==> inputs of run a <==
==> flow/design.v <==
`timescale 1ns / 1ps
module TNS_dec_33(
    input wire clk,
    input wire rst_n,
    input wire [32:0] codein,
    output reg [30 - 1 : 0] dataout
    );
    wire [30 - 1 : 0] dataout_wire;
    assign dataout_wire = (codein[32]*847425747) + (codein[31]*564950498) + (codein[30]*282475249) + 
                    (codein[29]*121060821) + (codein[28]*80707214) + (codein[27]*40353607) + 
                    (codein[26]*17294403) + (codein[25]*11529602) + (codein[24]*5764801) + 
                    (codein[23]*2470629) + (codein[22]*1647086) + (codein[21]*823543) + 
                    (codein[20]*352947) + (codein[19]*235298) + (codein[18]*117649) + (codein[17]*50421) + (codein[16]*33614) + 
                    (codein[15]*16807) + (codein[14]*7203) + (codein[13]*4802) + (codein[12]*2401) + (codein[11]*1029) +
                    (codein[10]*686) + (codein[9]*343) + (codein[8]*147) + (codein[7]*98) + (codein[6]*49) +
                    (codein[5]*21) + (codein[4]*14) + (codein[3]*7) + (codein[2]*3) + (codein[1]*2) +
                    (codein[0]*1);
    always @(posedge clk or negedge rst_n) begin
        if (~rst_n) begin
            dataout <= 0;
        end
        else begin
            dataout <= dataout_wire;
        end
    end
endmodule
==> flow/run.sh <==
#!/bin/bash
# the make line also repeats each setting of config.mk as NAME=value (left out here)
make -C /OpenROAD-flow-scripts/flow DESIGN_CONFIG=/design/flow/config.mk WORK_HOME=/design/flow/orfs CLKGATE_MAP_FILE= finish
==> flow/config.mk <==
export PLATFORM = sky130hd
export DESIGN_NAME = TNS_dec_33
export DESIGN_NICKNAME = TNS_dec_33
export VERILOG_FILES = /design/flow/design.v
export SDC_FILE = /design/flow/constraint.sdc
export NUM_CORES = 4
export LEC_CHECK = 0
export CAP_MARGIN = 0
export CORE_MARGIN = 2
export CORE_UTILIZATION = 72
export CTS_CLUSTER_SIZE = 93
export PLACE_DENSITY_LB_ADDON = 0.2
export SETUP_SLACK_MARGIN = 2.28
export SLEW_MARGIN = 20
==> flow/constraint.sdc <==
create_clock -name core_clock -period 7.97 [get_ports {clk}]
set_input_delay 1.5940 -clock core_clock [delete_from_list [all_inputs] [get_ports {clk}]]
set_output_delay 1.5940 -clock core_clock [all_outputs]
set_load 0.01 [all_outputs]
==> inputs of run b, as changes to run a <==
Settings changed: ABC_AREA set to 1, CAP_MARGIN 0 to 30, CTS_CLUSTER_SIZE 93 to 76, HOLD_SLACK_MARGIN set to 0.3, PLACE_DENSITY_LB_ADDON 0.2 to unset, SETUP_SLACK_MARGIN 2.28 to -0.38.
==> flow/constraint.sdc (replaced) <==
create_clock -name core_clock -period 4.89 [get_ports {clk}]
set_input_delay 0.9780 -clock core_clock [delete_from_list [all_inputs] [get_ports {clk}]]
set_output_delay 0.9780 -clock core_clock [all_outputs]
set_load 0.01 [all_outputs]
==> results <==
- Run a finished but failed the layout checks on setup timing. Run b died in global routing (5_1_grt), error DPL-0038.
- Against run b, the die area of run a is lower by 6.2%.
- Of run b and run a, run b has the higher synthesized area (gap 6.9%, measured against run a).
- In run a the synthesized cell count is lower than in run b, by about 20%.

* * *

==> job 4194 <==
RTL: the design.v shown in full above, as it stands there.
clock: 5.56 ns
lec_check: 0
cap_margin: 20
core_margin: 2
core_utilization: 59
slew_margin: 20
run.sh (not shown) runs the stock make flow with config.mk's settings and CLKGATE_MAP_FILE=.
==> job 1199: changes against job 4194 <==
- ABC_AREA: not set -> 1
- CORE_UTILIZATION: 59 -> 40
==> flow/constraint.sdc (replaced) <==
create_clock -name core_clock -period 8.8 [get_ports {clk}]
set_input_delay 1.7600 -clock core_clock [delete_from_list [all_inputs] [get_ports {clk}]]
set_output_delay 1.7600 -clock core_clock [all_outputs]
set_load 0.01 [all_outputs]
==> job 8701: changes against job 4194 <==
- ABC_AREA: not set -> 1
- CORE_ASPECT_RATIO: not set -> 0.5
- CORE_UTILIZATION: 59 -> 67
- CTS_CLUSTER_DIAMETER: not set -> 223
- CTS_CLUSTER_SIZE: not set -> 97
- SETUP_SLACK_MARGIN: not set -> 1.53
==> flow/constraint.sdc (replaced) <==
create_clock -name core_clock -period 6.28 [get_ports {clk}]
set_input_delay 1.2560 -clock core_clock [delete_from_list [all_inputs] [get_ports {clk}]]
set_output_delay 1.2560 -clock core_clock [all_outputs]
set_load 0.01 [all_outputs]
==> qor summary <==
Weighted congestion reported at the end of routability-driven placement: job 4194 0.962; job 8701 0.993; job 1199 0.938
Via count of the routed design: job 4194 7041; job 8701 9745; job 1199 7024
Sequential share of cell area: job 4194 5.96%; job 8701 5.54%; job 1199 6.57%
Number of library cell types mapped by synthesis: job 4194 42; job 8701 22; job 1199 22
DP Area: job 4194 0.0118 sq mm; job 8701 0.0124 sq mm; job 1199 0.0113 sq mm
Result of the run: job 4194 complete, but fails checks; job 8701 complete, but fails checks; job 1199 no timing/DRC/antenna violations
Violated checks: job 4194 negative setup slack; job 8701 negative setup slack; job 1199 -
Total Die Area: job 4194 0.0171 sq mm; job 8701 0.0162 sq mm; job 1199 0.0267 sq mm
Final Util: job 4194 79.5%; job 8701 92.7%; job 1199 45.6%
Max FO, Critical Path: job 4194 3; job 8701 4; job 1199 6
Tap cells: job 4194 216; job 8701 198; job 1199 330
Combinational fraction of the cell area: job 4194 63.8%; job 8701 65.6%; job 1199 69.0%
# fillers: job 4194 1006; job 8701 511; job 1199 2445
Average footprint of a synthesized cell: job 4194 10.4 sq um; job 8701 8.94 sq um; job 1199 8.94 sq um
Xor+xnor area frac: job 4194 2.21%; job 8701 1.29%; job 1199 1.29%
First-pass detailed-route iteration total: job 4194 4; job 8701 12; job 1199 5
Number of gates resized after cts: job 4194 169; job 8701 239; job 1199 0

* * *

==> run K: inputs <==
// TNS_dec_33: RTL as listed in full above, without the edits since
make LEC_CHECK=0 ABC_AREA=1 CAP_MARGIN=30 CORE_MARGIN=2 CORE_UTILIZATION=68 HOLD_SLACK_MARGIN=0.3 SETUP_SLACK_MARGIN=-0.38 SLEW_MARGIN=20 finish   # period 4.89 ns
==> run Y (differences from run K) <==
==> flow/config.mk (replaced) <==
export PLATFORM = sky130hd
export DESIGN_NAME = TNS_dec_33
export DESIGN_NICKNAME = TNS_dec_33
export VERILOG_FILES = /design/flow/design.v
export SDC_FILE = /design/flow/constraint.sdc
export NUM_CORES = 4
export LEC_CHECK = 0
export ABC_AREA = 0
export CAP_MARGIN = 20
export CORE_MARGIN = 2
export CORE_UTILIZATION = 70
export SLEW_MARGIN = 20
==> flow/constraint.sdc (replaced) <==
create_clock -name core_clock -period 6.74 [get_ports {clk}]
set_input_delay 1.3480 -clock core_clock [delete_from_list [all_inputs] [get_ports {clk}]]
set_output_delay 1.3480 -clock core_clock [all_outputs]
set_load 0.01 [all_outputs]
==> run Z (differences from run K) <==
--- a/flow/config.mk
+++ b/flow/config.mk
@@ -7,8 +7,8 @@
 export LEC_CHECK = 0
 export ABC_AREA = 1
-export CAP_MARGIN = 30
+export CAP_MARGIN = 20
 export CORE_MARGIN = 2
-export CORE_UTILIZATION = 68
+export CORE_UTILIZATION = 64
 export HOLD_SLACK_MARGIN = 0.3
-export SETUP_SLACK_MARGIN = -0.38
+export SETUP_SLACK_MARGIN = 1.46
 export SLEW_MARGIN = 20
==> flow_summary.ini <==
; flow metrics
[outcome]
status = finished with violations
so_faults = negative setup slack

[sta]
setup_viol = 27
layout_setup_ws_ns = -1.31
the above is filed under run Z

==> flow_summary.ini <==
; flow metrics
[outcome]
so_faults = negative setup slack
status = finished with violations

[sta]
layout_setup_ws_ns = -1.87
setup_viol = 27

[worst_setup_path]
end_kind = flip-flop
path_max_fanout = 4
the above is filed under run K

==> flow_summary.ini <==
; yosys + openroad results
[clock_tree]
cts.path.max_buffers = 2
root_buffer = clkbuf_16
cts_made_buffers = 5

[logic_synthesis]
synth.largest_area_cell = fa_1

[outcome]
stop_stage = global routing (5_1_grt)
status = did not finish
error = [ERROR GRT-0232] Routing congestion too high. Check the congestion heatmap in the GUI.
the above is filed under run Y

